==> design.v <==
module color_proc
  # (parameter
      c_img_cols    = 160,  
      c_img_rows    = 120,  
      c_img_pxls    = c_img_cols * c_img_rows,
      c_nb_img_pxls = $clog2(c_img_pxls),  
      c_nb_cols     = $clog2(c_img_cols),
      c_nb_rows     = $clog2(c_img_rows),
      c_outframe_cols = 16,  
      c_outframe_rows = 8,   
      c_inframe_cols = c_img_cols-2*c_outframe_cols,  
      c_inframe_rows = c_img_rows-2*c_outframe_rows,  
      c_inframe_pxls = c_inframe_cols * c_inframe_rows,  
      c_nb_inframe_pxls = $clog2(c_inframe_pxls),  
      c_nb_inframe_cols = $clog2(c_inframe_cols),  
      c_hist_bins = 8,  
      c_nb_hist_bins = 3,  
      c_nb_hist_val = 11,  
      c_min_colorpixels = 128,   
    c_nb_buf_red   =  4,   
    c_nb_buf_green =  4,   
    c_nb_buf_blue  =  4,   
    c_nb_buf       =   c_nb_buf_red + c_nb_buf_green + c_nb_buf_blue
  )
  (
    input        rst,        
    input        clk,        
    input [2:0] rgbfilter,  
    input        new_frame_i,  
    input  [c_nb_buf-1:0]      orig_pxl,   
    output [c_nb_img_pxls-1:0] orig_addr,  
    output                     proc_we,   
    output [c_nb_buf-1:0]      proc_pxl,  
    output [c_nb_img_pxls-1:0] proc_addr,  
    output reg   new_frame_proc_o,  
    output reg [c_nb_inframe_pxls-1:0] colorpxls_o,
    output [c_nb_hist_val-1:0] colorpxls_bin0,
    output [c_nb_hist_val-1:0] colorpxls_bin1,
    output [c_nb_hist_val-1:0] colorpxls_bin2,
    output [c_nb_hist_val-1:0] colorpxls_bin3,
    output [c_nb_hist_val-1:0] colorpxls_bin4,
    output [c_nb_hist_val-1:0] colorpxls_bin5,
    output [c_nb_hist_val-1:0] colorpxls_bin6,
    output [c_nb_hist_val-1:0] colorpxls_bin7,
    output reg [c_nb_inframe_pxls-2:0] colorpxls_left_o,
    output reg [c_nb_inframe_pxls-2:0] colorpxls_rght_o,
    output reg [c_nb_inframe_pxls-2:0] colorpxls_bin012_o,
    output reg [c_nb_inframe_pxls-2:0] colorpxls_bin567_o,  
    output reg [c_nb_inframe_pxls-2:0] colorpxls_bin01_o,
    output reg [c_nb_inframe_pxls-2:0] colorpxls_bin67_o  
  );
  localparam c_msb_red = c_nb_buf-1;
  localparam c_msb_blu = c_nb_buf_blue-1;
  localparam c_msb_grn = c_msb_blu + c_nb_buf_green;
  reg [c_nb_img_pxls-1:0]  cnt_pxl;
  reg [c_nb_img_pxls-1:0]  cnt_pxl_proc;
  reg [c_nb_img_pxls-1:0]  cnt_pxl_proc_rg;  
  wire end_pxl_cnt;
  wire end_ln;
  wire inner_frame;  
  reg  inner_frame_rg;  
  wire [c_nb_buf_red-1:0]   red;
  wire [c_nb_buf_green-1:0] grn;
  wire [c_nb_buf_blue-1:0]  blu;
  wire [5:0] rgb222;
  reg    red_limit;
  reg    grn_limit;  
  reg    blu_limit;  
  reg    yel_limit;  
  reg    cya_limit;  
  reg    mag_limit;  
  reg    gra_limit;  
  reg    color_threshold;  
  wire    whi_limit;  
  wire red_gt_grn, red_gt_blu, grn_gt_blu;
  wire [c_nb_buf_red-1:0]  red_grn_absdif;
  wire [c_nb_buf_red-1:0]  red_blu_absdif;
  wire [c_nb_buf_green-1:0] grn_blu_absdif;
  localparam  [c_nb_buf_red-1:0] c_simil_limit = 2;  
  localparam  [c_nb_buf_red-1:0] c_vdif_limit = 7;  
  wire red_grn_simil, red_blu_simil, grn_blu_simil;
  wire red_grn_vdif, red_blu_vdif, grn_blu_vdif;
  localparam  C_BLACK_PXL = {c_nb_img_pxls{1'b0}};
  integer ind; 
  reg [c_nb_hist_val-1:0] histogram_tmp [c_hist_bins-1:0]; 
  reg [c_nb_hist_val-1:0] histogram     [c_hist_bins-1:0]; 
  reg [c_nb_inframe_pxls-1:0] colorpxls;
  reg [c_nb_inframe_pxls-2:0] colorpxls_left;
  reg [c_nb_inframe_pxls-2:0] colorpxls_rght;
  reg [c_nb_inframe_pxls-2:0] colorpxls_bin012;
  reg [c_nb_inframe_pxls-2:0] colorpxls_bin567;  
  reg [c_nb_inframe_pxls-2:0] colorpxls_bin01;
  reg [c_nb_inframe_pxls-2:0] colorpxls_bin67;  
  reg [c_nb_cols-1:0] col, col_rg;
  wire [c_nb_cols-1:0] col_inframe;
  wire [c_nb_hist_bins-1:0] hist_bin;
  reg  [c_nb_hist_bins-1:0] hist_bin_rg;  
  reg [c_nb_rows-1:0] row_num;
  reg       processing;  
  reg [c_nb_buf-1:0] orig_pxl_rg; 
  assign red = orig_pxl[c_msb_red:c_msb_grn+1];
  assign grn = orig_pxl[c_msb_grn:c_msb_blu+1];
  assign blu = orig_pxl[c_msb_blu:0];
  reg    proc_we_rg1, proc_we_rg2;
  always @ (posedge rst, posedge clk)
  begin
    if (rst) begin
      orig_pxl_rg     <= 0;
      inner_frame_rg  <= 1'b0;
      hist_bin_rg     <= 0;
      cnt_pxl_proc_rg <= 0;
      proc_we_rg2     <= 0;
    end
    else begin
      orig_pxl_rg    <= orig_pxl;
      inner_frame_rg <= inner_frame;
      hist_bin_rg    <= hist_bin;
      cnt_pxl_proc_rg <= cnt_pxl_proc;
      proc_we_rg2     <= proc_we_rg1;
    end
  end
  always @ (posedge rst, posedge clk)
  begin
    if (rst) begin
      cnt_pxl    <= 0;
      cnt_pxl_proc <= 0;
      processing <= 1'b0;    
      proc_we_rg1 <= 1'b0;    
    end
    else begin
      proc_we_rg1 <= processing;   
      if (processing) begin
        cnt_pxl_proc <= cnt_pxl;
        if (end_pxl_cnt) begin
          cnt_pxl <= 0;
          processing <= 1'b0;
        end
        else
          cnt_pxl <= cnt_pxl + 1'b1;
      end
      else begin  
        if (new_frame_i) begin
          processing <= 1'b1;
        end
      end
    end
  end
  assign end_pxl_cnt = (cnt_pxl == c_img_pxls-1) ? 1'b1 : 1'b0;
  assign orig_addr = cnt_pxl;
  assign proc_addr = cnt_pxl_proc_rg;
  assign end_ln = (col == c_img_cols-1)? 1'b1 : 1'b0;
  always @ (posedge clk, posedge rst) 
  begin
    if (rst) begin   
      row_num <=0;
    end 
    else begin
      if (processing) begin
        if (end_pxl_cnt) begin
          row_num <= 0;
        end
        else if (end_ln) begin
          row_num <= row_num +1'b1;
        end
      end
      else begin
        row_num <=0;
      end
    end 
  end
  always @ (posedge clk, posedge rst) 
  begin
    if (rst) begin   
      col <= 0;
    end 
    else begin
      if (processing) begin
        if (end_ln) begin
          col <= 0;
        end
        else begin
          col <= col +1'b1;
        end 
      end 
      else begin
        col <=0;
      end
    end
  end
  always @ (posedge clk, posedge rst)
  begin
    if (rst) begin
      col_rg <= 0;
    end
    else begin
      col_rg <= col;
    end
  end 
  assign inner_frame = (col_rg  >= c_outframe_cols  &&   
                        col_rg  <  c_img_cols-c_outframe_cols &&   
                        row_num >= c_outframe_rows &&    
                        row_num <  c_img_rows-c_outframe_rows)   
                     ? 1'b1 : 1'b0;
  assign rgb222 = {red[c_nb_buf_red-1:c_nb_buf_red-2],
                   grn[c_nb_buf_green-1:c_nb_buf_green-2],
                   blu[c_nb_buf_blue-1:c_nb_buf_blue-2]};
  assign red_gt_grn = (red > grn) ? 1'b1 : 1'b0;
  assign red_gt_blu = (red > blu) ? 1'b1 : 1'b0;
  assign grn_gt_blu = (grn > blu) ? 1'b1 : 1'b0;
  assign red_grn_absdif = red_gt_grn ? red - grn : grn - red;
  assign red_blu_absdif = red_gt_blu ? red - blu : blu - red;
  assign grn_blu_absdif = grn_gt_blu ? grn - blu : blu - grn;
  assign red_grn_simil = (red_grn_absdif <= c_simil_limit) ? 1'b1 : 1'b0;
  assign red_blu_simil = (red_blu_absdif <= c_simil_limit) ? 1'b1 : 1'b0;
  assign grn_blu_simil = (grn_blu_absdif <= c_simil_limit) ? 1'b1 : 1'b0;
  assign red_grn_vdif = (red_grn_absdif >= c_vdif_limit) ? 1'b1 : 1'b0;
  assign red_blu_vdif = (red_blu_absdif >= c_vdif_limit) ? 1'b1 : 1'b0;
  assign grn_blu_vdif = (grn_blu_absdif >= c_vdif_limit) ? 1'b1 : 1'b0;
  always @ (*)
  begin
    red_limit = 1'b0;
    grn_limit = 1'b0;
    blu_limit = 1'b0;
    yel_limit = 1'b0;
    cya_limit = 1'b0;
    mag_limit = 1'b0;
    gra_limit = 1'b0;
    if (red_gt_grn) begin               
      if (red_gt_blu) begin              
        if (grn_gt_blu) begin              
          if (red_grn_vdif) begin            
            red_limit = 1'b1;                 
          end
          else if (red_grn_simil) begin      
            if (red_blu_simil) begin         
              gra_limit = 1'b1;                 
            end
            else if (grn_blu_vdif) begin     
              yel_limit = 1'b1;                 
            end
          end
        end
        else begin                        
          if (red_blu_vdif) begin            
            red_limit = 1'b1;                 
          end
          else if (red_blu_simil) begin      
            if (red_grn_simil) begin         
              gra_limit = 1'b1;                 
            end
            else if (grn_blu_vdif) begin     
              mag_limit = 1'b1;                 
            end
          end
        end
      end
      else begin                          
        if (red_blu_vdif) begin             
          blu_limit = 1'b1;                   
        end
        else if (red_blu_simil) begin       
          if (grn_blu_simil) begin            
            gra_limit = 1'b1;                   
          end
          else if (red_grn_vdif) begin        
            mag_limit = 1'b1;                   
          end
        end
      end
    end
    else begin                          
      if (red_gt_blu) begin               
        if (red_grn_vdif) begin             
          grn_limit = 1'b1;                  
        end
        else if (red_grn_simil) begin     
          if (red_blu_vdif) begin          
            yel_limit = 1'b1;               
          end
          else if (grn_blu_simil) begin    
            gra_limit = 1'b1;                
          end
        end
      end
      else begin                          
        if (grn_gt_blu) begin               
          if (grn_blu_vdif) begin            
            grn_limit = 1'b1;                   
          end
          else if (grn_blu_simil) begin       
            if (red_blu_vdif) begin             
              cya_limit = 1'b1;                  
            end
            else if (red_grn_simil) begin       
              gra_limit = 1'b1;                   
            end
          end
        end
        else begin                        
          if (grn_blu_vdif) begin          
            blu_limit = 1'b1;                   
          end
          else if (grn_blu_simil) begin     
            if (red_blu_simil) begin         
              gra_limit = 1'b1;                   
            end
            else if (red_grn_vdif) begin     
              cya_limit = 1'b1;                  
            end
          end
        end
      end
    end
  end
  assign whi_limit = gra_limit &
                     red[c_nb_buf_red-1]   &
                     grn[c_nb_buf_green-1] &
                     blu[c_nb_buf_blue-1]  &
                     red[c_nb_buf_red-2]   &
                     grn[c_nb_buf_green-2] &
                     blu[c_nb_buf_blue-2];
  assign col_inframe = col_rg - c_outframe_cols;
  assign hist_bin = col_inframe[c_nb_inframe_cols-1:c_nb_inframe_cols-c_nb_hist_bins];   
  always @ (posedge clk, posedge rst) 
  begin
    if (rst) begin  
      for(ind=0;ind<c_hist_bins;ind=ind+1) begin
        histogram_tmp[ind] <=  0;  
      end
      colorpxls         <= 0;  
      colorpxls_left    <= 0;  
      colorpxls_rght    <= 0;  
      colorpxls_bin012 <= 0;
      colorpxls_bin567 <= 0; 
      colorpxls_bin01  <= 0; 
      colorpxls_bin67  <= 0; 
    end 
    else begin 
      if (end_pxl_cnt) begin
        for(ind=0;ind<c_hist_bins;ind=ind+1) begin
          histogram_tmp[ind]  <= 0;  
        end
        colorpxls         <= 0;  
        colorpxls_left    <= 0;  
        colorpxls_rght    <= 0;  
        colorpxls_bin012 <= 0;
        colorpxls_bin567 <= 0; 
        colorpxls_bin01  <= 0; 
        colorpxls_bin67  <= 0; 
      end
      else begin
        if (inner_frame_rg == 1'b1) begin
          if (color_threshold == 1'b1) begin  
            histogram_tmp[hist_bin_rg] <= histogram_tmp[hist_bin_rg] + 1'b1;
            colorpxls <= colorpxls + 1;
            case (hist_bin)
              3'd0: begin
                colorpxls_left   <= colorpxls_left   + 1'b1;  
                colorpxls_bin012 <= colorpxls_bin012 + 1'b1;  
                colorpxls_bin01  <= colorpxls_bin01  + 1'b1;  
              end
              3'd1: begin
                colorpxls_left   <= colorpxls_left   + 1'b1;  
                colorpxls_bin012 <= colorpxls_bin012 + 1'b1;  
                colorpxls_bin01  <= colorpxls_bin01  + 1'b1;  
              end
              3'd2: begin
                colorpxls_left   <= colorpxls_left   + 1'b1;  
                colorpxls_bin012 <= colorpxls_bin012 + 1'b1;  
              end
              3'd3: begin
                colorpxls_left   <= colorpxls_left + 1'b1;   
              end
              3'd4: begin
                colorpxls_rght   <= colorpxls_rght + 1'b1;   
              end
              3'd5: begin
                colorpxls_rght   <= colorpxls_rght  + 1'b1;   
                colorpxls_bin567 <= colorpxls_bin567 + 1'b1;  
              end
              3'd6: begin
                colorpxls_rght   <= colorpxls_rght   + 1'b1;  
                colorpxls_bin567 <= colorpxls_bin567 + 1'b1;  
                colorpxls_bin67  <= colorpxls_bin67  + 1'b1;  
              end
              3'd7: begin
                colorpxls_rght   <= colorpxls_rght   + 1'b1;  
                colorpxls_bin567 <= colorpxls_bin567 + 1'b1;  
                colorpxls_bin67  <= colorpxls_bin67  + 1'b1;  
              end
            endcase
          end
        end
      end
    end
  end
  always @ (posedge clk, posedge rst) 
  begin
    if (rst) begin
      new_frame_proc_o   <= 1'b0;
      for(ind=0;ind<c_hist_bins;ind=ind+1) begin
        histogram[ind] <= 0;  
      end     
      colorpxls_o        <= 0;
      colorpxls_left_o   <= 0;
      colorpxls_rght_o   <= 0;
      colorpxls_bin012_o <= 0;
      colorpxls_bin567_o <= 0;
      colorpxls_bin01_o  <= 0;
      colorpxls_bin67_o  <= 0;
    end
    else if (end_pxl_cnt) begin
      new_frame_proc_o   <= 1'b1;
      for(ind=0;ind<c_hist_bins;ind=ind+1) begin
        histogram[ind] <= histogram_tmp[ind];
      end   
      colorpxls_o        <= colorpxls;
      colorpxls_left_o   <= colorpxls_left;
      colorpxls_rght_o   <= colorpxls_rght;
      colorpxls_bin012_o <= colorpxls_bin012;
      colorpxls_bin567_o <= colorpxls_bin567;
      colorpxls_bin01_o  <= colorpxls_bin01;
      colorpxls_bin67_o  <= colorpxls_bin67;
    end
    else
      new_frame_proc_o  <= 1'b0;
  end
  assign colorpxls_bin0 = histogram[0];
  assign colorpxls_bin1 = histogram[1];
  assign colorpxls_bin2 = histogram[2];
  assign colorpxls_bin3 = histogram[3];
  assign colorpxls_bin4 = histogram[4];
  assign colorpxls_bin5 = histogram[5];
  assign colorpxls_bin6 = histogram[6];
  assign colorpxls_bin7 = histogram[7];
  assign proc_pxl = color_threshold ? orig_pxl_rg : C_BLACK_PXL;
  assign proc_we  = proc_we_rg2;
  always @ (posedge clk)  
  begin
    color_threshold <= 1'b1;
    case (rgbfilter)
      3'b000:  
        color_threshold <= 1'b1;
      3'b100: begin  
        color_threshold <= red_limit;
      end
      3'b010: begin  
        color_threshold <= grn_limit;
      end
      3'b001: begin  
        color_threshold <= blu_limit;
      end
      3'b110: begin  
        color_threshold <= yel_limit;
      end
      3'b101: begin  
        color_threshold <= mag_limit;
      end
      3'b011: begin  
        color_threshold <= cya_limit;
      end
      3'b111: begin  
        color_threshold <= whi_limit;
      end
    endcase
  end
endmodule
module centroid
  # (parameter
      c_img_cols    = 160,  
      c_img_rows    = 120,  
      c_img_pxls    = c_img_cols * c_img_rows,
      c_nb_img_pxls = $clog2(c_img_pxls),  
      c_nb_cols     = $clog2(c_img_cols),
      c_nb_rows     = $clog2(c_img_rows),
      c_inframe_cols = 128,  
      c_inframe_rows = 104,  
      c_inframe_pxls = c_inframe_cols * c_inframe_rows,  
      c_nb_inframe_pxls = $clog2(c_inframe_pxls),  
      c_hist_bins = 8,  
      c_nb_hist_bins = $clog2(c_hist_bins),  
      c_nb_hist_val = $clog2(c_inframe_rows *(c_inframe_cols/c_hist_bins)), 
      c_nb_centroid = 8,
      c_nb_prox  = 3,
      c_min_colorpxls = 128  
  )
  (
    input        rst,        
    input        clk,        
    input        new_frame_proc_i,  
    input [c_nb_inframe_pxls-1:0] colorpxls_i,
    input [c_nb_hist_val-1:0] colorpxls_bin0_i,
    input [c_nb_hist_val-1:0] colorpxls_bin7_i,
    input [c_nb_inframe_pxls-2:0] colorpxls_left_i,
    input [c_nb_inframe_pxls-2:0] colorpxls_rght_i,
    input [c_nb_inframe_pxls-2:0] colorpxls_bin012_i,  
    input [c_nb_inframe_pxls-2:0] colorpxls_bin567_i,  
    input [c_nb_inframe_pxls-2:0] colorpxls_bin01_i,  
    input [c_nb_inframe_pxls-2:0] colorpxls_bin67_i,  
    output reg [c_nb_centroid-1:0] centroid_o,
    output reg new_centroid_o,      
    output reg [c_nb_prox-1:0] proximity_o   
  );
  wire [c_nb_inframe_pxls-2:0] colorpxls_half;
  wire [c_nb_inframe_pxls-2:0] colorpxls_div;
  reg [c_nb_centroid-1:0] centroid_tmp;
  reg [c_nb_prox-1:0]     proximity_tmp;    
  wire left;
  wire [c_nb_inframe_pxls-2:0] absdif_lft_rght;
  assign left = (colorpxls_left_i > colorpxls_rght_i) ? 1'b1 : 1'b0;
  assign absdif_lft_rght = (left == 1'b1) ? (colorpxls_left_i - colorpxls_rght_i) :
                                            (colorpxls_rght_i - colorpxls_left_i);
  assign colorpxls_half = colorpxls_i[c_nb_inframe_pxls-1:1];
  assign colorpxls_div = {3'b0 , colorpxls_i[c_nb_inframe_pxls-1:4]};
  always @(*) 
  begin
    centroid_tmp = 0;  
    if (colorpxls_i <= c_min_colorpxls)  
      centroid_tmp = 0;
    else if (absdif_lft_rght < colorpxls_div)   
      centroid_tmp[4:3] = 2'b11;  
    else if (left) begin  
      if (colorpxls_bin0_i >= colorpxls_half) 
        centroid_tmp[0] = 1'b1;  
      else if (colorpxls_bin01_i >= colorpxls_half) 
        centroid_tmp[1] = 1'b1;  
      else if (colorpxls_bin012_i >= colorpxls_half) 
        centroid_tmp[2] = 1'b1;  
      else  
        centroid_tmp[3] = 1'b1;  
    end
    else begin  
      if (colorpxls_bin7_i >= colorpxls_half) 
        centroid_tmp[7] = 1'b1;  
      else if (colorpxls_bin67_i >= colorpxls_half) 
        centroid_tmp[6] = 1'b1;  
      else if (colorpxls_bin567_i >= colorpxls_half) 
        centroid_tmp[5] = 1'b1;  
      else  
        centroid_tmp[4] = 1'b1;  
    end
  end
  always @(*)
  begin
    if (colorpxls_i[c_nb_inframe_pxls-1] == 1'b1) begin  
        proximity_tmp = 3'd7; 
    end
    else if (colorpxls_i[c_nb_inframe_pxls-2] == 1'b1) begin  
      if (colorpxls_i[c_nb_inframe_pxls-3] == 1'b1) begin  
        proximity_tmp = 3'd7;   
      end
      else
        proximity_tmp = 3'd6;   
    end
    else if (colorpxls_i[c_nb_inframe_pxls-3] == 1'b1) begin  
      proximity_tmp = 3'd5;   
    end
    else if (colorpxls_i[c_nb_inframe_pxls-4] == 1'b1) begin  
      proximity_tmp = 3'd4;   
    end
    else if (colorpxls_i[c_nb_inframe_pxls-5] == 1'b1) begin  
      proximity_tmp = 3'd3;   
    end
    else if (colorpxls_i[c_nb_inframe_pxls-6] == 1'b1) begin  
      proximity_tmp = 3'd2;   
    end
    else if (colorpxls_i[c_nb_inframe_pxls-7] == 1'b1) begin  
      proximity_tmp = 3'd1;   
    end
    else
      proximity_tmp = 3'd0;   
  end
  always @ (posedge clk, posedge rst) 
  begin
    if (rst) begin
      new_centroid_o <= 1'b0;
      centroid_o <= 0; 
      proximity_o <= 0;
    end
    else begin
      new_centroid_o <= new_frame_proc_i;
      if (new_frame_proc_i == 1'b1) begin
        centroid_o <= centroid_tmp; 
        proximity_o <= proximity_tmp;
      end
    end
  end
endmodule
module color_centroid
  (
    input         clk,
    input         rst,           
    input  [2:0]  rgbfilter,     
    input         new_frame_i,   
    output [14:0] orig_addr,
    input  [11:0] orig_pxl,
    output        proc_we,
    output [14:0] proc_addr,
    output [11:0] proc_pxl,
    output [7:0]  centroid,
    output        new_centroid,
    output [2:0]  proximity
  );
  localparam c_img_cols      = 160;
  localparam c_img_rows      = 120;
  localparam c_img_pxls      = c_img_cols * c_img_rows;
  localparam c_nb_img_cols   = 8;
  localparam c_nb_img_rows   = 7;
  localparam c_nb_img_pxls   = 15;
  localparam c_outframe_cols = 16;
  localparam c_outframe_rows = 8;
  localparam c_inframe_cols  = c_img_cols-2*c_outframe_cols;  
  localparam c_inframe_rows  = c_img_rows-2*c_outframe_rows;  
  localparam c_inframe_pxls  = c_inframe_cols * c_inframe_rows;  
  localparam c_nb_inframe_pxls = 14;
  localparam c_hist_bins     = 8;
  localparam c_nb_hist_bins  = 3;
  localparam c_nb_hist_val   = 11;
  localparam c_nb_centroid   = 8;
  localparam c_nb_prox       = 3;
  localparam c_nb_buf_red    = 4;
  localparam c_nb_buf_green  = 4;
  localparam c_nb_buf_blue   = 4;
  localparam c_nb_buf        = 12;
  wire [c_nb_hist_val-1:0] colorpxls_bin0;
  wire [c_nb_hist_val-1:0] colorpxls_bin7;
  wire [c_nb_inframe_pxls-1:0] colorpxls;
  wire [c_nb_inframe_pxls-2:0] colorpxls_left;
  wire [c_nb_inframe_pxls-2:0] colorpxls_rght;
  wire [c_nb_inframe_pxls-2:0] colorpxls_bin012;
  wire [c_nb_inframe_pxls-2:0] colorpxls_bin567;
  wire [c_nb_inframe_pxls-2:0] colorpxls_bin01;
  wire [c_nb_inframe_pxls-2:0] colorpxls_bin67;
  wire new_frame_proc;
  color_proc
    #(
      .c_img_cols     (c_img_cols),
      .c_img_rows     (c_img_rows),
      .c_img_pxls     (c_img_pxls),
      .c_nb_cols      (c_nb_img_cols),
      .c_nb_rows      (c_nb_img_rows),
      .c_nb_img_pxls  (c_nb_img_pxls),
      .c_outframe_cols(c_outframe_cols),
      .c_outframe_rows(c_outframe_rows),
      .c_inframe_cols (c_inframe_cols),
      .c_inframe_rows (c_inframe_rows),
      .c_inframe_pxls (c_inframe_pxls),
      .c_hist_bins    (c_hist_bins),
      .c_nb_hist_val  (c_nb_hist_val),
      .c_nb_buf_red   (c_nb_buf_red),
      .c_nb_buf_green (c_nb_buf_green),
      .c_nb_buf_blue  (c_nb_buf_blue),
      .c_nb_buf       (c_nb_buf)
    )
    color_filter
    (
      .rst        (rst),
      .clk        (clk),
      .rgbfilter  (rgbfilter),
      .new_frame_i(new_frame_i),
      .orig_addr  (orig_addr),
      .orig_pxl   (orig_pxl),
      .proc_we    (proc_we),
      .proc_addr  (proc_addr),
      .proc_pxl   (proc_pxl),
      .new_frame_proc_o (new_frame_proc),
      .colorpxls_o    (colorpxls),
      .colorpxls_bin0 (colorpxls_bin0),
      .colorpxls_bin1 (),
      .colorpxls_bin2 (),
      .colorpxls_bin3 (),
      .colorpxls_bin4 (),
      .colorpxls_bin5 (),
      .colorpxls_bin6 (),
      .colorpxls_bin7 (colorpxls_bin7),
      .colorpxls_left_o   (colorpxls_left),
      .colorpxls_rght_o   (colorpxls_rght),
      .colorpxls_bin012_o (colorpxls_bin012),
      .colorpxls_bin567_o (colorpxls_bin567),
      .colorpxls_bin01_o  (colorpxls_bin01),
      .colorpxls_bin67_o  (colorpxls_bin67)
    );
  centroid
    #(
      .c_img_cols     (c_img_cols),
      .c_img_rows     (c_img_rows),
      .c_img_pxls     (c_img_pxls),
      .c_nb_cols      (c_nb_img_cols),
      .c_nb_rows      (c_nb_img_rows),
      .c_nb_img_pxls  (c_nb_img_pxls),
      .c_inframe_cols (c_inframe_cols),
      .c_inframe_rows (c_inframe_rows),
      .c_inframe_pxls (c_inframe_pxls),
      .c_hist_bins    (c_hist_bins),
      .c_nb_hist_bins (c_nb_hist_bins),
      .c_nb_hist_val  (c_nb_hist_val),
      .c_nb_centroid  (c_nb_centroid),
      .c_nb_prox      (c_nb_prox),
      .c_min_colorpxls(128)
    )
    centroid_calc
    (
      .rst              (rst),
      .clk              (clk),
      .new_frame_proc_i (new_frame_proc),
      .colorpxls_i      (colorpxls),
      .colorpxls_bin0_i (colorpxls_bin0),
      .colorpxls_bin7_i (colorpxls_bin7),
      .colorpxls_left_i  (colorpxls_left),
      .colorpxls_rght_i  (colorpxls_rght),
      .colorpxls_bin012_i(colorpxls_bin012),
      .colorpxls_bin567_i(colorpxls_bin567),
      .colorpxls_bin01_i (colorpxls_bin01),
      .colorpxls_bin67_i (colorpxls_bin67),
      .centroid_o     (centroid),
      .new_centroid_o (new_centroid),
      .proximity_o    (proximity)
    );
endmodule
==> run.sh <==
#!/bin/bash
# the make line also repeats each setting of config.mk as NAME=value (left out here)
make -C /OpenROAD-flow-scripts/flow DESIGN_CONFIG=/design/flow/config.mk WORK_HOME=/design/flow/orfs CLKGATE_MAP_FILE= finish
==> config.mk <==
export PLATFORM = sky130hd
export DESIGN_NAME = color_centroid
export DESIGN_NICKNAME = color_centroid
export VERILOG_FILES = /design/flow/design.v
export SDC_FILE = /design/flow/constraint.sdc
export NUM_CORES = 4
export LEC_CHECK = 0
export ABC_AREA = 1
export CAP_MARGIN = 20
export CORE_ASPECT_RATIO = 1.04
export CORE_MARGIN = 2
export CORE_UTILIZATION = 72
export CTS_CLUSTER_SIZE = 15
export HOLD_SLACK_MARGIN = -0.05
export MIN_ROUTING_LAYER = met1
export PLACE_DENSITY = 0.73
export SETUP_SLACK_MARGIN = 0.84
export SLEW_MARGIN = 5
==> constraint.sdc <==
create_clock -name core_clock -period 3.25 [get_ports {clk}]
set_input_delay 0.6500 -clock core_clock [delete_from_list [all_inputs] [get_ports {clk}]]
set_output_delay 0.6500 -clock core_clock [all_outputs]
set_load 0.01 [all_outputs]
==> results of run 1 <==
==> per-stage QoR <==
stage / setup WS (ns) / instance area, um2 / TNS [ns] / hold slack (ns)
floorplan: -2.70 / 22100 / -1064.53 / 0.331
global placement: 0.0606 / 23700 / 0 / 0.338
detailed placement: -0.0512 / 23700 / -0.177 / 0.345
CTS: 0.0596 / 26000 / 0 / 0.357
global route: -0.166 / 27200 / -1.12 / 0.320
finish: 0.0796 / 27200 / 0 / 0.317
==> metal layers <==
metal | global-route usage (%) | vias up
li1 | - | 9542
met1 | 50.0 | 10700
met3 | 7.14 | 760
met5 | 0 | -
met2 | 66.4 | 2129
met4 | 19.5 | 2
==> final cells by class <==
cell class / instances / area [um2] / area share [%]
Multi-Input combinational cell: 1941 / 11600 / 42.7
Sequential cell: 395 / 9890 / 36.3
Timing Repair Buffer: 263 / 2570 / 9.42
Inverter: 342 / 1330 / 4.88
Clock buffer: 63 / 1220 / 4.48
Tap cell: 402 / 503 / 1.85
Clock inverter: 9 / 85.1 / 0.312
Timing Repair inverter: 1 / 7.51 / 0.0276
Antenna cell: 1 / 2.50 / 0.00919
==> repair_timing <==
item / in CTS / in global routing
pin swaps: 45 / 91
resized: 143 / 226
cloned: 3 / 5
buffers inserted: 50 / 47
endpoints found under the setup margin: 248 / 196
==> summary.txt, run 1 <==
State of the implementation.

- The flow ran to the end and the layout has no timing, DRC or antenna violations.
- For this run, the detailed router's first-pass iteration total came to 13.
- The detailed placer reported the number of placed instances as 3239.
- The sequential share of power is 47.8%, for reference.
- The setup slack of the most critical reg-to-reg path is 0.08 ns, for reference.
- The worst register-to-register path depth is 23.
- The top logic cell family in the synthesized netlist is simple AND/OR/NAND/NOR gates, for reference.
- The via count of the first global-routing pass is 20900, for reference.
- The power report lists the combinational group at 0.000636 W.
- The post-synthesis instance area is 0.0219 mm2, for reference.
- For this design, the slowest cell found on the critical path is dfrtp_1.
- The hold-fix buffer count after cts is 0, for reference.
- The violation count after the first detailed-routing iteration is 3457, for reference.
- The most critical setup path has its endpoint at centroid_calc.centroid_o[6].
- Of the total synthesized cell area, the portion taken by XOR and XNOR cells is 1.80%.
- In this run the maximum-capacitance check reported violations numbering 0.
- The leakage power total is 13.3 nW, for reference.
- The net count after synthesis is 2923.
- The tree built by TritonCTS fans out to 395 sinks.
- The startpoint of the most critical setup path is color_filter.colorpxls_left_o[10], for reference.
- A synthesized cell averages 7.96 um2.
- For this run the top cell type by instance count after synthesis was nand2_1.
- The adder-cell share of the synthesized area is 9.13%, for reference.
- The placed wire-length estimate after detailed placement is 39900 um, for reference.
- The count of flip-flops with a built-in enable after synthesis is 0, for reference.
- According to the timing report, the arrival time at the worst endpoint equals 3.60 ns.
- In the finished design, the share of the clock period the worst path needs comes to 97.5%.
- Of all nets on the critical path, the largest fanout is 7.
- The detailed router put a total of 26100 um of wire on met1.
- The endpoint class of the critical path is a flop, for reference.
- The number of top-level pins is 73, for reference.
- For reference, the placement row count at floorplan is 65.
- Summing internal, switching and leakage power gives 0.0103 W.
- The TritonCTS clock tree is built, for reference.
- Signal nets in the final route climb as high as met5.
- The H-tree was split into 2 levels.
- For the sequential group, total power comes out at 0.00493 W.
- The most numerous cell type found on the critical path is nand2_2.
- The number of different library cells in the post-synthesis netlist is 60, for reference.
- From left edge to right edge, the die measures 175 um.
- By area the synthesized netlist is led by dfrtp_1 (45%), nand2_1 (12%), ha_1 (8.4%).
- The root cell of the clock tree is clkbuf_16, for reference.
- The core region is 0.0302 mm2.
- The first global-routing pass estimated 102000 um of wire.
- Looking at the reg2reg group, the worst path starts from color_filter.colorpxls_left_o[10].
- The final timing report lists a max-slew violation count of 0.
- The largest clock skew in the final design is 0.0329 ns, for reference.
- According to the floorplan report, the total die area is 0.0318 mm2.
- The cell-mix breakdown from Yosys lists the compound-gate area share as 11.8%.
- The routability congestion estimate is 0.952, for reference.
- The flow measured a signed area growth from synthesis to layout of 24.4%.
- Global routing finished with a remaining overflow of 0.
- The timing report lists the critical path depth as 23 cells.
- Setup repair after global routing could not meet its margin everywhere.
- The longest individual stage delay on the worst path is 0.42 ns, for reference.
- The type of the worst min-delay path is in2reg, for reference.
- Hold analysis lists the worst path endpoint as color_filter.orig_pxl_rg[0].
- The yosys stat chip area is 0.0219 mm2, for reference.
- The share of total power dissipated in the clock network is 46.1%.
- Of all flip-flops after synthesis, the portion carrying an async set or reset was 99.7%.
- The endpoint identified for the worst register-to-register timing path is centroid_calc.centroid_o[6].
- The global routing report lists combined usage of all routing layers as 39.7%.
- The worst hold path begins at orig_pxl[0].
- Entering global routing, the biggest net connects 79 pins.
- The endpoint required time on the critical path is 3.68 ns, for reference.
- Counting the buffers created by CTS gives 40.
- The power density over the cells is 379 mW/mm2, for reference.
- The maximum clock frequency is 315 MHz, for reference.
- In the final routed layout, each cell accounts on average for 22.7 um.
- The reported clock group power is 0.00475 W, for reference.
- The number of routed nets with antenna violations is 0, for reference.
- The clock transition time at the flip-flop clock pins of the worst setup and hold paths is 0.06 ns, for reference.
- The later pin in the worst-skew pair is clocked with a latency of 0.56 ns.
- Per the OpenROAD floorplan log, the height of the die is 182 um.
- The number of setup violations in the final report is 0, for reference.
- The synthesis log from Yosys contains 4 warnings.
- Of the total power, the share spent switching nets is 24.3%.
- The top flip-flop cell by instance count after synthesis is dfrtp_1, for reference.
- The post-route minimum period is 3.17 ns, for reference.
- The placement report lists the number of port buffers as 72.
- Ranked by power, first place goes to sequential cells.
- The cell sequence reported for the critical path is ha_4, nand2_2, nor2_4, and3_1, nand2_2, nand2_2, nand2_4, buf_6, nand2_2, o21ai_4, xnor2_2, inv_2, ha_4, a21oi_2, o21ai_1, o21ai_1, nand3_1, nand2_1, nand2_1, a21oi_2, nand2_2, nand3b_1, nand2_1.
- The maximum clock path buffer count is 3, for reference.
- The maximum VDD drop is 0.447 mV, for reference.
- The total buffers and inverters traversed by the critical path is 2, for reference.
- The worst-case headroom to the max-slew limit is 32.5%, for reference.
- The layout filler cell count is 1263, for reference.
- The worst setup path is launched from a flop.
- On the critical path the largest part of the delay comes from simple AND/OR/NAND/NOR gates.
- The hold violation count in the final report is 0, for reference.
- The residual DRC count is 0, for reference.
- Per the detailed-route log, wirelength across all metal layers totals 77600 um.
- The top cell type by area accounts for 45.0% of the synthesized area.
- Of all cell types, the one taking the most synthesized area is dfrtp_1.
- For reference, the top cells by count after synthesis are nand2_1 (719), dfrtp_1 (394), inv_1 (329).
- The final route contains 23200 vias.
- For this design, Yosys synthesis ends with a cell count of 2750.
- The final core area utilization is 90.3%, for reference.
- The power report puts the net switching power at 0.00250 W.
- The post-synthesis instance total is 2750, for reference.
- The number of antenna violations at the first check in global routing is 1, for reference.
- The share of total power in combinational logic is 6.2%, for reference.
- After synthesis, the share of cell area in mux cells is 0.0914%.
- The worst hold path depth is 1, for reference.
- The slew at the pin closest to its max-slew limit is 1.00 ns, for reference.
- The total internal power is 0.00782 W, for reference.
- By startpoint and endpoint, the worst setup path is classified as reg2reg.
- The count of non-filler cells in the finished layout is 3417, for reference.
- The average vias per placed instance is 6.77, for reference.
- The count of nets after finishing is 3157, for reference.
- The tool warning count for the run is 59.
- Summed over all nets, wire length on met2 after detailed routing comes to 35400 um.
- The post-synthesis simple-gate area fraction is 24.7%, for reference.
- The sequential fraction of the synthesis area is 45.1%, for reference.
- Counting flops and latches in the post-synthesis netlist gives 395.
- The wire length on met3 is 9570 um, for reference.
- At the floorplan stage, the core utilization is reported as 72.6%.
==> run 2, diff against run 1 <==
ABC_AREA = 0   (was 1)
CORE_ASPECT_RATIO = unset   (was 1.04)
CTS_CLUSTER_DIAMETER = 309   (was unset)
CTS_CLUSTER_SIZE = unset   (was 15)
HOLD_SLACK_MARGIN = -0.09   (was -0.05)
MIN_ROUTING_LAYER = unset   (was met1)
PLACE_DENSITY = 0.64   (was 0.73)
SETUP_SLACK_MARGIN = 0.38   (was 0.84)
SLEW_MARGIN = 20   (was 5)
clock period = 2.97 ns   (was 3.25 ns; I/O delays follow)
==> run 2 against run 1 <==
The layout now fails its checks (negative setup slack). Via count is 11% lower. Die area is 4.0% lower. Cell count is 16% lower. Maximum frequency is 19% lower. Synthesized area is 4.1% lower. Clock-buffer cell count is 5 lower. Global-route usage is 0.14 points higher. Worst setup slack worse by 1.0 ns. Largest cell class unchanged.
==> summary.txt, run 2 <==
State of the implementation.

- The run finished, with violations left.
- Failing layout checks were recorded as negative setup slack.
- The post-route minimum period is 3.92 ns, for reference.
- Once detail routing completed, the nets flagged for antenna violations numbered 0.
- After synthesis, the design contains 2155 cells according to Yosys.
- In the synthesized netlist, the number of instances is 2155.
- The pre-CTS worst setup slack is -1.12 ns, for reference.
- The initial utilization of the core area, before any placement, comes to 73.2%.
- The later-pin clock latency in the skew report is 0.56 ns, for reference.
- From bottom edge to top edge, the die measures 175 um.
- In this design, the stage delay of the slowest critical-path cell is 0.55 ns.
- Power spread over the standard cell area amounts to 583 mW/mm2.
- In the finished design, the share of the clock period the worst path needs comes to 132%.
- The sequential cells in the finished layout cover a total of 0.00989 mm2.
- The total nets after synthesis is 2328, for reference.
- The routed length on met2 is 35900 um, for reference.
- The detailed placer reported the number of placed instances as 2711.
- The cell count along the critical path is 19, for reference.
- Sorting the synthesized cells by how often they occur yields dfrtp_1 (394), nand2_1 (377), nor2_1 (167).
- The tightest min-delay check is of the in2reg type.
- The cell area after placement is 0.0234 mm2, for reference.
- The area of the die is 0.0306 mm2, for reference.
- In this build the clock could be raised as far as 255 MHz.
- The residual DRC count is 0, for reference.
- The layout filler cell count is 950, for reference.
- Wire segments on met3 add up to 9960 um in the final route.
- Checking max transition, the worst relative margin is 32.8%.
- Across the routed clock network, the largest skew measured is 0.0221 ns.
- The repair_antennas step left the layout with diodes totalling 0.
- The total of max-cap violations is 0, for reference.
- The wire length of the first global-routing pass is 97000 um, for reference.
- Per the post-run analysis, buffers plus inverters along the critical path come to 4.
- The report lists the cells along the critical path as inv_2, ha_4, nand4_1, or4_4, o21ai_4, or2_4, buf_8, buf_4, mux2i_1, xnor2_1, ha_1, a211oi_2, a21oi_1, nor3_1, o21bai_1, nor3b_2, buf_4, o211a_4, o32ai_2.
- The count of synthesis-stage warnings from yosys is 4, for reference.
- The area of the placeable core is 0.0287 mm2, for reference.
- According to the finish report, the design has a final net count of 2611.
- The pin closest to its max-slew limit shows a slew of 1.00 ns.
- The sum of overflow across all layers after global routing is 0, for reference.
- The worst hold path depth is 1, for reference.
- The share of total power in combinational logic is 25.4%, for reference.
- The number of buffers created by CTS is 42, for reference.
- Entering global routing, the biggest net connects 72 pins.
- The post-synthesis instance area is 0.0210 mm2, for reference.
- The number of detailed-route iterations in the first pass is 7, for reference.
- In this run, synthesis inferred 0 flip-flops with an integrated enable.
- STA classifies the critical path startpoint as a flop.
- The compound-cell area share of the yosys netlist is 12.8%, for reference.
- The post-route report lists met1 wire length as 25500 um.
- In the synthesized netlist the dominant register cell turns out to be dfrtp_1.
- Per Yosys stat, the portion of area used by sequential elements is 47.0%.
- After Yosys synthesis, and, or, nand and nor cells account for 17.8% of the synthesized area.
- Per the detail_route report, vias per standard cell equal 7.22.
- The largest area contributor in the netlist is dfrtp_1, for reference.
- The leakage power total is 12.7 nW, for reference.
- The clock net sink count is 395, for reference.
- The worst setup path endpoint is centroid_calc.centroid_o[7], for reference.
- The dominant cell type by count on the critical path is buf_4, for reference.
- OpenROAD emitted warnings numbering 59.
- The TritonCTS clock tree is built, for reference.
- The setup slack of the most critical reg-to-reg path is -0.95 ns, for reference.
- The start of the worst register-to-register path is color_filter.colorpxls_rght_o[1], for reference.
- The capture point of the worst register-to-register path is recorded as centroid_calc.centroid_o[7].
- From the final report, the count of setup violators was given as 9.
- The maximum level of the CTS H-tree is 2, for reference.
- The timing report shows that the slowest cell on the worst path is or4_4.
- In the final routed layout, each cell accounts on average for 27.5 um.
- Setup repair after global routing could not meet its margin everywhere.
- The post-layout instance area is 0.0266 mm2, for reference.
- In this run, the clock network consumes 36.2% of the power.
- STA lists the startpoint of the worst hold path as orig_pxl[4].
- The cell class contributing the biggest share of worst-path delay is simple AND/OR/NAND/NOR gates, for reference.
- Row generation in the floorplan step produced 62 rows.
- The synthesized design contains 395 register bits.
- After synthesis, the mean cell area works out to 9.75 um2.
- In the power breakdown, the biggest contributor is sequential cells.
- For this run the top cell type by instance count after synthesis was dfrtp_1.
- The share of the synthesized area in the top cell type is 46.9%, for reference.
- The multi-input gate area in the final layout is 0.0116 mm2, for reference.
- In the global route stage, overall resource usage came out at 39.8%.
- The tree is rooted in a clkbuf_16.
- After routing, the total negative slack on setup checks comes to -7.35 ns.
- The total net switching power is 0.00489 W, for reference.
- The stat command in Yosys gives a chip area of 0.0210 mm2.
- Excluding fillers, the count of instances in the completed layout stands at 2854.
- The hold violation count in the final report is 0, for reference.
- In this run the worst path has a maximum fanout of 9.
- After detailed routing, no signal wire sits above met4.
- Summed over all sequential cells, the power is 0.00596 W.
- The combinational gate power is 0.00394 W, for reference.
- Detailed placement finished with a half-perimeter wire length of 38100 um.
- The data arrival time of the worst path is 4.32 ns, for reference.
- The main area contributors are dfrtp_1 (47%), ha_1 (8.8%), nand2_1 (6.7%).
- The violation count after the first detailed-routing iteration is 3317, for reference.
- The startpoint of the most critical setup path is color_filter.colorpxls_rght_o[1], for reference.
- The path type of the worst setup path is reg2reg, for reference.
- The maximum clock path buffer count is 3, for reference.
- STA shows the worst min-delay path finishing at color_filter.orig_pxl_rg[4].
- The number of I/O port buffers is 72, for reference.
- Wires add up to 78500 um.
- The share of the synthesized netlist area taken by xor and xnor gates is 4.57%, for reference.
- The post-route total power is 0.0155 W, for reference.
- The die width is 175 um, for reference.
- The number of different library cells in the post-synthesis netlist is 93, for reference.
- The sequential share of power is 38.4%, for reference.
- The number of antenna violations at the first check in global routing is 1, for reference.
- The final max-slew violation count recorded for this run is 0.
- The number of top-level pins is 73, for reference.
- The final timing report gives a worst setup slack of -0.946 ns.
- The endpoint class of the critical path is a flop, for reference.
- The reported clock group power is 0.00561 W, for reference.
- The adder-cell share of the synthesized area is 9.52%, for reference.
- The routed layout has 20600 vias.
- The endpoint required time on the critical path is 3.37 ns, for reference.
- The fraction of registers with async set or reset after synthesis is 99.7%, for reference.
- The hold-fix buffer count after cts is 0, for reference.
- Of the combinational cells, the family taking the most area is simple AND/OR/NAND/NOR gates.
- The total internal power is 0.0106 W, for reference.
- The multiplexer area fraction after synthesis is 4.85%, for reference.
- The worst-case reg-to-reg path depth is 19, for reference.
- The highest supply drop recorded on VDD is 0.594 mV.
- The via count of the first global-routing pass came to 18600.
- The routability congestion estimate is 0.926, for reference.
- From synthesis to final layout, the design area changed by 26.8%.
- The fraction of power spent switching nets is 31.5%, for reference.
- In the CTS report, the clock slew at the register clock pins of the worst setup and hold paths is listed as 0.06 ns.
run 2: through the flow:
stage / utilization, % / hold WS (ns)
floorplan: - / 0.331
global route: 92.8 / 0.171
detailed placement: 81.5 / 0.342
global placement: 81.5 / 0.345
CTS: 89.3 / 0.172
finish: 92.8 / 0.177
run 2: layout make-up:
class | count | area share [%]
clock buffers | 58 | 4.63
clock inverters | 18 | 0.756
inverters | 95 | 1.42
multi-input cells | 1587 | 43.5
flip-flops and latches | 395 | 37.1
well taps | 384 | 1.80
repair buffers | 317 | 10.8
run 2: what timing repair did:
item                                   CTS  global route
gates resized                          135           168
endpoints found under the hold margin    0             0
setup endpoints to repair              155           205
pin swaps                               58            75
buffers inserted                        30            32
gates cloned                             2             3
run 2: routing by layer:
metal  GRT usage, %  up-vias
li1               -     8054
met1           51.5     9701
met2           65.9     2104
met3           7.90      757
met4           17.3        0
met5              0        -
==> run 3, diff against run 2 <==
ABC_AREA = unset   (was 0)
CORE_ASPECT_RATIO = 1.04   (was unset)
CTS_CLUSTER_DIAMETER = unset   (was 309)
HOLD_SLACK_MARGIN = -0.05   (was -0.09)
MIN_ROUTING_LAYER = met1   (was unset)
PLACE_DENSITY = unset   (was 0.64)
SETUP_SLACK_MARGIN = -0.25   (was 0.38)
SLEW_MARGIN = 40   (was 20)
clock period = 3.25 ns   (was 2.97 ns; I/O delays follow)
==> run 3 against run 2 <==
The layout still fails its checks (negative setup slack). Via count decreased by 16%. Critical path depth did not move. Synthesized area stayed put. Routed wire length is 30% lower. Sequential power down 9.9%. Maximum frequency rose by 3.6%. First-iteration DRC count fell by 50%. Clock-buffer cell count down 2. Critical endpoint unchanged. Largest cell class unchanged.
==> summary.txt, run 3 <==
State of the implementation.

- The routability congestion estimate is 0.909, for reference.
- The root cell of the clock tree is clkbuf_16, for reference.
- The count of synthesis-stage warnings from yosys is 4, for reference.
- The final report lists the setup-violating endpoint count as 8.
- According to the floorplan report, the die height is 178 um.
- The power density over the cells is 492 mW/mm2, for reference.
- The routed design shows a wire length per standard cell of 19.7 um.
- Per the post-route antenna check, the number of violating nets is 0.
- The average vias per placed instance is 6.23, for reference.
- Yosys mapped a number of flops with a built-in enable equal to 0.
- The fraction of registers with async set or reset after synthesis is 99.7%, for reference.
- The tree built by TritonCTS fans out to 395 sinks.
- The final tally of max-slew violations is 0, for reference.
- The worst hold path endpoint is color_filter.orig_pxl_rg[4], for reference.
- The total nets after synthesis is 2328, for reference.
- The path type of the worst setup path is reg2reg, for reference.
- The total global routing track utilization is 36.8%, for reference.
- The total internal power is 0.00865 W, for reference.
- The number of I/O port buffers is 72, for reference.
- Of the total power, combinational logic draws 18.5%.
- The largest area contributor in the netlist is dfrtp_1, for reference.
- The cell class contributing the biggest share of worst-path delay is AND-OR/OR-AND gates, for reference.
- Note, the detailed placer reported a final HPWL of 36900 um.
- Entering global routing, the biggest net connects 97 pins.
- The data arrival time of the worst path is 4.20 ns, for reference.
- The number of different library cells in the post-synthesis netlist is 93, for reference.
- The maximum clock frequency is 265 MHz, for reference.
- Looking at the cell usage after synthesis, the top flip-flop cell is dfrtp_1.
- The number of cells on the worst hold path is listed as 1.
- The area of the die is 0.0306 mm2, for reference.
- Sequential elements use 47.0% of the synthesized area.
- The wire length reported by the detailed router is 54700 um, for reference.
- The biggest fanout along the worst timing path is 6, for reference.
- The total of max-cap violations is 0, for reference.
- TritonCTS built the clock tree.
- The leading cell type by number of instances after synthesis is dfrtp_1, for reference.
- The critical path endpoint has a required time of 3.67 ns.
- Across all checked pins, the minimum headroom to the slew limit is 50.8%.
- The worst register-to-register path ends at centroid_calc.centroid_o[7].
- Looking at the max-slew report, the worst-margin pin has a slew of 0.734 ns.
- The clock arrives with 0.0183 ns of skew.
- The highest supply drop recorded on VDD is 0.641 mV.
- The total number of vias is 17300, for reference.
- The adder-cell share of the synthesized area is 9.52%, for reference.
- The maximum clock path buffer count is 3, for reference.
- STA lists the startpoint of the worst hold path as orig_pxl[4].
- The timing report gives the clock slew at the launch and capture registers of the worst setup and hold paths as 0.06 ns.
- The switching component of the power was reported as 0.00356 W.
- The clock network power share is 37.5%, for reference.
- The multiplexer area fraction after synthesis is 4.85%, for reference.
- STA classifies the critical path startpoint as a flop.
- Summed over all failing endpoints, the final setup total negative slack is -3.93 ns.
- OpenSTA lists the critical path startpoint as color_filter.colorpxls_left_o[3].
- For reference, the top cells by area after synthesis are dfrtp_1 (47%), ha_1 (8.8%), nand2_1 (6.7%).
- In this run the layout check failures are negative setup slack.
- In this run, the synthesized area fraction spent on and/or/nand/nor cells is recorded as 17.8%.
- The count of nets after finishing is 2536, for reference.
- The post-route minimum period is 3.78 ns, for reference.
- The worst-case reg-to-reg path depth is 19, for reference.
- The worst setup path endpoint is centroid_calc.centroid_o[7], for reference.
- For this run, the script counts the antenna cells in the layout as 0.
- Setup repair after global routing could not meet its margin everywhere.
- The post-synthesis instance area is 0.0210 mm2, for reference.
- The main power-consuming group is sequential cells, for reference.
- At the later pin of the worst-skew pair, clock insertion delay measures 0.55 ns.
- The top logic cell family in the synthesized netlist is simple AND/OR/NAND/NOR gates, for reference.
- The share of the synthesized area in the top cell type is 46.9%, for reference.
- Per report_power, the sequential group accounts for 43.9% of the total.
- The number of antenna violations at the first check in global routing came to 0.
- The power consumed by sequential cells is 0.00537 W, for reference.
- The worst path setup slack after routing is -0.531 ns, for reference.
- For this run, the slowest stage of the critical path takes 0.42 ns.
- The synthesis run shows the most used standard cells to be dfrtp_1 (394), nand2_1 (377), nor2_1 (167).
- The clock H-tree reported by CTS has 2 levels.
- The reported clock group power is 0.00459 W, for reference.
- The yosys stat chip area is 0.0210 mm2, for reference.
- The total buffers and inverters traversed by the critical path is 0, for reference.
- The run finished, with violations left.
- Warnings raised by the tools during the run amount to 59.
- STA classifies the critical path endpoint as a flop.
- The routed layout reports a DRC error count of 0.
- The compound-cell area share of the yosys netlist is 12.8%, for reference.
- The cell count along the critical path is 19, for reference.
- Pin placement for this block handled 73 I/O pins.
- The share of the synthesized netlist area taken by xor and xnor gates is 4.57%, for reference.
- Logged for this run, the post-placement worst setup slack is -0.689 ns.
- Checking hold timing, the worst path is listed with class in2reg.
- The critical path goes through ha_4, a21o_1, nand2_2, a211oi_4, nor4b_4, or2_4, mux2_4, a21oi_2, o21ai_1, xor2_1, ha_2, a21o_1, a211oi_2, a21oi_1, nor3_1, o21bai_1, nor3b_2, o211a_4, o32ai_2.
- The post-synthesis instance total is 2155, for reference.
- In this run, power in combinational logic comes to 0.00226 W.
- The worst-case reg-to-reg setup slack stands at -0.53 ns.
- The horizontal die dimension reported for this design is 171 um.
- The number of cells in the yosys synthesis report is 2155, for reference.
- The part of the cycle the worst path needs is 116%, for reference.
- The violation count after the first detailed-routing iteration is 1661, for reference.
- The script extracted a total leakage power of 12.2 nW.
- The synthesis stat section lists a flop and latch total of 395.
- The master of the slowest instance on the critical path is dfrtp_1, for reference.
- The synthesized area per cell is 9.75 um2, for reference.
- In this run the core area contains 63 standard-cell rows.
- Per the breakdown, switching nets consume 29.2% of all power.
- The initial core utilization is 73.4%, for reference.
- The hold violation count in the final report is 0, for reference.
- Recorded from the global router log, the overflow total was 0.
- The number of buffers created by CTS is 41, for reference.
- Per the OpenROAD floorplan log, the area of the core is 0.0286 mm2.
- The wire length of the first global-routing pass is 89100 um, for reference.
- The start of the worst register-to-register path is color_filter.colorpxls_left_o[3], for reference.
- The dominant cell type by count on the critical path is a21o_1, for reference.
- The via count of the first global-routing pass was 17400.
- For this run, the detailed router's first-pass iteration total came to 7.
- Relative to the synthesized area, the layout overhead comes to 18.1%.
[run 3: area by class of cell]
class | count | area (um2)
clock buffers | 56 | 1160
clock inverters | 19 | 153
fillers | 1471 | 3810
inverters | 95 | 365
multi-input cells | 1586 | 10700
flip-flops and latches | 395 | 9880
well taps | 390 | 488
repair buffers | 244 | 2080
[run 3: metrics by stage]
step	utilization [%]	cells	total power, W	instance area [um2]	hold slack [ns]
floorplan	-	2155	0.00671	21100	0.331
global placement	81.0	2699	0.00752	23200	0.344
detailed placement	81.0	2699	0.00760	23200	0.342
CTS	86.3	2782	0.0122	24700	0.364
global route	86.7	2785	0.0126	24800	0.335
finish	86.7	2785	0.0122	24800	0.311
[run 3: per-layer routing]
metal	GRT usage (%)	vias up	wire length [um]	part of all wire, %
met1	48.6	8530	22100	40
li1	-	7893	-	-
met4	17.4	3	2480	4.5
met2	60.2	737	26600	49
met5	0	-	60	0.11
met3	5.55	182	3460	6.3
[run 3: what timing repair did]
| action | 4_1_cts | 5_1_grt |
|---|---|---|
| cloned | 0 | 0 |
| setup endpoints to repair | 8 | 9 |
| hold buffers | 0 | 0 |
| setup buffers | 8 | 3 |
| gates resized | 26 | 15 |
| pin swaps | 19 | 16 |
==> run 4, diff against run 3 <==
CORE_ASPECT_RATIO = unset   (was 1.04)
CORE_UTILIZATION = 70   (was 72)
CTS_CLUSTER_DIAMETER = 27   (was unset)
HOLD_SLACK_MARGIN = unset   (was -0.05)
MIN_ROUTING_LAYER = unset   (was met1)
SETUP_SLACK_MARGIN = 2.22   (was -0.25)
SLEW_MARGIN = 20   (was 40)
clock period = 7.55 ns   (was 3.25 ns; I/O delays follow)
==> run 4 against run 3 <==
The run now finishes clean. Routed wire length up 0.26%. Worst setup slack better by 3.2 ns. Hold slack better by 0.049 ns. Clock-buffer cell count up 62. Clock power down 8.5%. Combinational power down 62%. Die area up 2.8%. Via count down 1.5%. Clock skew up 0.0033 ns. Synthesized area unchanged. Critical path depth up 1. First-iteration DRC count down 3.6%. Critical endpoint unchanged.
==> summary.txt, run 4 <==
State of the implementation.

- The flow ran to the end and the layout has no timing, DRC or antenna violations.
- The leading cell type by number of instances after synthesis is dfrtp_1, for reference.
- The final layout contains routed wiring with a total length of 54900 um.
- The final antenna diode count is 0, for reference.
- The total internal power is 0.00542 W, for reference.
- The sequential share of power is 31.4%, for reference.
- The area of the die is 0.0314 mm2, for reference.
- The total buffers and inverters traversed by the critical path is 1, for reference.
- Setup repair after global routing left no endpoint under its margin.
- The maximum level of the CTS H-tree is 3, for reference.
- The met2 track utilization from global routing is 60.8%, for reference.
- The share of the synthesized area in the top cell type is 46.9%, for reference.
- The share of the core area taken by cells at floorplan is 71.1%.
- The part of the cycle the worst path needs is 64.8%, for reference.
- The worst path in the final design needs a cycle of 4.89 ns, including I/O delays and setup.
- The routed layout reports a DRC error count of 0.
- Net switching is 26.4% of the power.
- The path type of the worst setup path is reg2reg, for reference.
- In the Yosys report, the sequential cells make up 47.0% of the chip area.
- The total global routing track utilization is 36.1%, for reference.
- The leakage power total is 12.2 nW, for reference.
- The maximum clock frequency is 204 MHz, for reference.
- The worst hold path depth is 0, for reference.
- The run reported a max-capacitance violation count of 0.
- The largest net degree at the start of global routing is 179, for reference.
- In this run the cell area of the synthesized design comes to 0.0210 mm2.
- The buffers inserted during post-CTS setup optimization is 0, for reference.
- The clock network is responsible for 57.0% of the overall power.
- The master of the slowest instance on the critical path is nor4b_2, for reference.
- The number of I/O port buffers is 72, for reference.
- VDD sags by at most 0.260 mV.
- The compound-cell area share of the yosys netlist is 12.8%, for reference.
- Yosys shows that the main logic family after synthesis is simple AND/OR/NAND/NOR gates.
- The final tally of max-slew violations is 0, for reference.
- The number of routed nets with antenna violations is 0, for reference.
- The worst-case reg-to-reg setup slack stands at 2.66 ns.
- The share of total power in combinational logic is 11.6%, for reference.
- The commonest cells after synthesis are dfrtp_1 (394), nand2_1 (377), nor2_1 (167).
- The multiplexer area fraction after synthesis is 4.85%, for reference.
- The fraction of registers with async set or reset after synthesis is 99.7%, for reference.
- The highest-utilization routing layer at the global route stage is met2, for reference.
- In this run the layout overhead on the synthesized area is reported as 20.7%.
- The number of cells in the yosys synthesis report is 2155, for reference.
- In this run, the number of DRC markers left after iteration 0 of detailed routing was 1602.
- The setup TNS after final layout is 0 ns, for reference.
- The cell count along the critical path is 20, for reference.
- The worst hold path endpoint is color_filter.proc_we_rg2, for reference.
- The synthesis report lists the most area-consuming cells as dfrtp_1 (47%), ha_1 (8.8%), nand2_1 (6.7%).
- The region available for standard cell placement spans 0.0296 mm2.
- The number of antenna violations at the first check in global routing came to 0.
- The count of nets after finishing is 2428, for reference.
- In the global route stage, met1 resource usage came out at 44.7%.
- The OpenROAD warning count is 61, for reference.
- Per STA, the highest per-stage delay on the worst path measures 0.47 ns.
- At the worst endpoint, the arrival time is 5.36 ns.
- The number of detailed-route iterations in the first pass is 6, for reference.
- The synthesized design spends more area on one cell type than any other, namely dfrtp_1.
- The transition time recorded at the tightest slew-check pin is 1.05 ns.
- The pre-CTS worst setup slack is 2.41 ns, for reference.
- The worst setup path endpoint is centroid_calc.centroid_o[7], for reference.
- In the final run the clock tree shows a worst skew of 0.0215 ns.
- The main power-consuming group is clock, for reference.
- The synthesis report names the predominant flop master as dfrtp_1.
- The flow reports power dissipated in sequential cells as 0.00231 W.
- The average vias per placed instance is 6.27, for reference.
- The post-synthesis instance total is 2155, for reference.
- When the netlist entered floorplanning its net count stood at 2328.
- The number of buffers created by CTS is 92, for reference.
- The wire length of the first global-routing pass is 89400 um, for reference.
- The via count of the first global-routing pass came to 17700.
- The vertical die dimension is 177 um, for reference.
- Recorded from the global router log, the overflow total was 0.
- The worst path setup slack after routing is 2.66 ns, for reference.
- The type of the worst min-delay path is reg2reg, for reference.
- In this run the tightest slew margin relative to its limit is 29.7%.
- The total number of vias is 17100, for reference.
- STA lists the startpoint of the worst register-to-register path as color_filter.colorpxls_rght_o[1].
- In this run the clock root is driven by a clkbuf_16.
- The kind of cell with the highest combined delay along the critical path is simple AND/OR/NAND/NOR gates.
- The floorplan has 63 rows.
- The clock net sink count is 395, for reference.
- The post-synthesis simple-gate area fraction is 17.8%, for reference.
- The number of top-level pins is 73, for reference.
- The number of flip-flops and latches in the synthesized netlist is 395, for reference.
- The adder-cell share of the synthesized area is 9.52%, for reference.
- The endpoint class of the critical path is a flop, for reference.
- In the Yosys stats the netlist draws on 93 distinct library cells.
- For reference, the post-synthesis area per instance comes to 9.75 um2.
- The post-cts sizing count is 0, for reference.
- The reported clock group power is 0.00420 W, for reference.
- The signal on the critical path passes through inv_1, ha_1, nor2b_1, o21ai_1, a211oi_2, nor4b_2, or2_4, mux2_2, a21oi_1, o21ai_0, xor2_1, ha_1, a21o_1, a211oi_1, a21oi_1, nor3_1, o21bai_1, nor3b_1, o211a_4, o32ai_2.
- The stat command in Yosys gives a chip area of 0.0210 mm2.
- Per the OpenROAD power report, switching power amounts to 0.00195 W.
- The warning tally printed by Yosys for this design is 4.
- The endpoint of the worst-slack reg-to-reg timing path is centroid_calc.centroid_o[7], for reference.
- The power density over the cells is 291 mW/mm2, for reference.
- The placed wire-length estimate after detailed placement is 32800 um, for reference.
- The worst-case reg-to-reg path depth is 20, for reference.
- The final timing report counts setup violations totalling 0.
- The hold violation count in the final report is 0, for reference.
- The maximum clock path buffer count is 3, for reference.
- Per the gpl log, the routability congestion estimate is 0.919.
- The clock transition time at the flip-flop clock pins of the worst setup and hold paths is 0.05 ns, for reference.
- In this run the horizontal extent of the chip is 177 um.
- The later-pin clock latency in the skew report is 0.62 ns, for reference.
- The global routing usage on met3 is 6.42%, for reference.
- The hold path startpoint is color_filter.proc_we_rg1, for reference.
- The endpoint required time on the critical path is 8.02 ns, for reference.
- TritonCTS built the clock tree.
- For the combinational group, total power comes out at 0.000853 W.
- The share of the synthesized netlist area taken by xor and xnor gates is 4.57%, for reference.
- TritonRoute output was used to compute an average wire per cell of 20.1 um.
- After clock tree synthesis, the flow added hold-fix buffers numbering 0.
- The startpoint kind of the worst setup timing path is a flop, for reference.
- The biggest fanout along the worst timing path is 23, for reference.
- The most critical setup path has its startpoint at color_filter.colorpxls_rght_o[1].
- The count of flip-flops with a built-in enable after synthesis is 0, for reference.
-- run 4: final cells by class --
| class | instances | area, um2 |
|---|---|---|
| clock inverters | 55 | 768 |
| multi-input cells | 1586 | 10400 |
| well taps | 390 | 488 |
| clock buffers | 118 | 2570 |
| repair buffers | 85 | 843 |
| fillers | 1535 | 4220 |
| flip-flops and latches | 395 | 9880 |
| inverters | 95 | 365 |
-- run 4: through the flow --
| step | cells | utilization, % | total power (W) | area [um2] | hold WS (ns) |
|---|---|---|---|---|---|
| global placement | 2551 | 74.4 | 0.00314 | 22000 | 0.345 |
| CTS | 2724 | 85.7 | 0.00737 | 25300 | 0.359 |
| floorplan | 2155 | - | 0.00289 | 21000 | 0.331 |
| global route | 2724 | 85.7 | 0.00759 | 25300 | 0.362 |
| detailed placement | 2551 | 74.4 | 0.00315 | 22000 | 0.338 |
| finish | 2724 | 85.7 | 0.00736 | 25300 | 0.360 |
-- run 4: per-layer routing --
| layer | part of all wire (%) | vias up |
|---|---|---|
| met2 | 50 | 736 |
| li1 | - | 7737 |
| met5 | 0 | - |
| met4 | 4.4 | 0 |
| met3 | 6.5 | 189 |
| met1 | 39 | 8424 |
==> run 5, diff against run 4 <==
ABC_AREA = 0   (was unset)
CORE_ASPECT_RATIO = 1.04   (was unset)
CORE_UTILIZATION = 72   (was 70)
CTS_CLUSTER_DIAMETER = unset   (was 27)
MIN_ROUTING_LAYER = met1   (was unset)
PLACE_DENSITY = 0.76   (was unset)
SETUP_SLACK_MARGIN = 0.85   (was 2.22)
SLEW_MARGIN = 40   (was 20)
clock period = 2.95 ns   (was 7.55 ns; I/O delays follow)
==> run 5 against run 4 <==
The run now fails in clock tree synthesis (4_1_cts). Synthesized cell count is the same. Synthesized area is the same. Die area shrank 2.7%.
==> summary.txt, run 5 <==
State of the implementation.

- The flow did not finish.
- The flow halted during clock tree synthesis (4_1_cts).
- The first error in the log reads "[ERROR DPL-0033] detailed placement checks failed during check placement".
- The cell area after placement is 0.0237 mm2, for reference.
- The synthesis report gives the async set-or-reset register share as 99.7%.
- After floorplanning, the core was sized to cover 0.0286 mm2.
- Row generation in the floorplan step produced 63 rows.
- The count of flip-flops with a built-in enable after synthesis is 0, for reference.
- The count of synthesis-stage warnings from yosys is 4, for reference.
- The die is 171 um wide.
- The yosys stat chip area is 0.0210 mm2, for reference.
- The share of the synthesized area in the top cell type is 46.9%, for reference.
- The adder-cell share of the synthesized area is 9.52%, for reference.
- Of the combinational cells, the family taking the most area is simple AND/OR/NAND/NOR gates.
- Dividing the synthesized area by the synthesized cell count gives 9.75 um2.
- Yosys mapped the design onto 93 distinct sky130hd cell types.
- Per the post-synthesis report, the number of cells in the design is 2155.
- By count the netlist is led by dfrtp_1 (394), nand2_1 (377), nor2_1 (167).
- The synthesis run shows multiplexers occupying 4.85% of the cell area.
- The buffer_ports step reported a buffer count of 72.
- Per the post-synthesis report, the nets total 2328.
- The sequential fraction of the synthesis area is 47.0%, for reference.
- Ranked by total cell area, the synthesized netlist is headed by dfrtp_1 (47%), ha_1 (8.8%), nand2_1 (6.7%).
- The cell-mix breakdown from Yosys lists the XOR/XNOR area share as 4.57%.
- The placed wire-length estimate after detailed placement is 38400 um, for reference.
- The routability congestion estimate is 0.899, for reference.
- The area of the die is 0.0306 mm2, for reference.
- The commonest register cell is dfrtp_1.
- The leading cell type by number of instances after synthesis is dfrtp_1, for reference.
- The vertical die dimension is 178 um, for reference.
- The initial core utilization is 73.4%, for reference.
- The post-synthesis simple-gate area fraction is 17.8%, for reference.
- The largest area contributor in the netlist is dfrtp_1, for reference.
- The compound-cell area share of the yosys netlist is 12.8%, for reference.
- For this design, Yosys synthesis ends with a cell count of 2155.
- Pin placement for this block handled 73 I/O pins.
- The number of flip-flops and latches in the synthesized netlist is 395, for reference.
- The cell area that synthesis handed to floorplanning was 0.0210 mm2.
==> run 5: metrics by stage <==
stage	instances	setup WS, ns	util (%)
detailed placement	2719	-1.13	82.7
floorplan	2155	-2.94	-
global placement	2719	-1.04	82.7
No activity file was given, so power comes from the tool's default toggle rates.
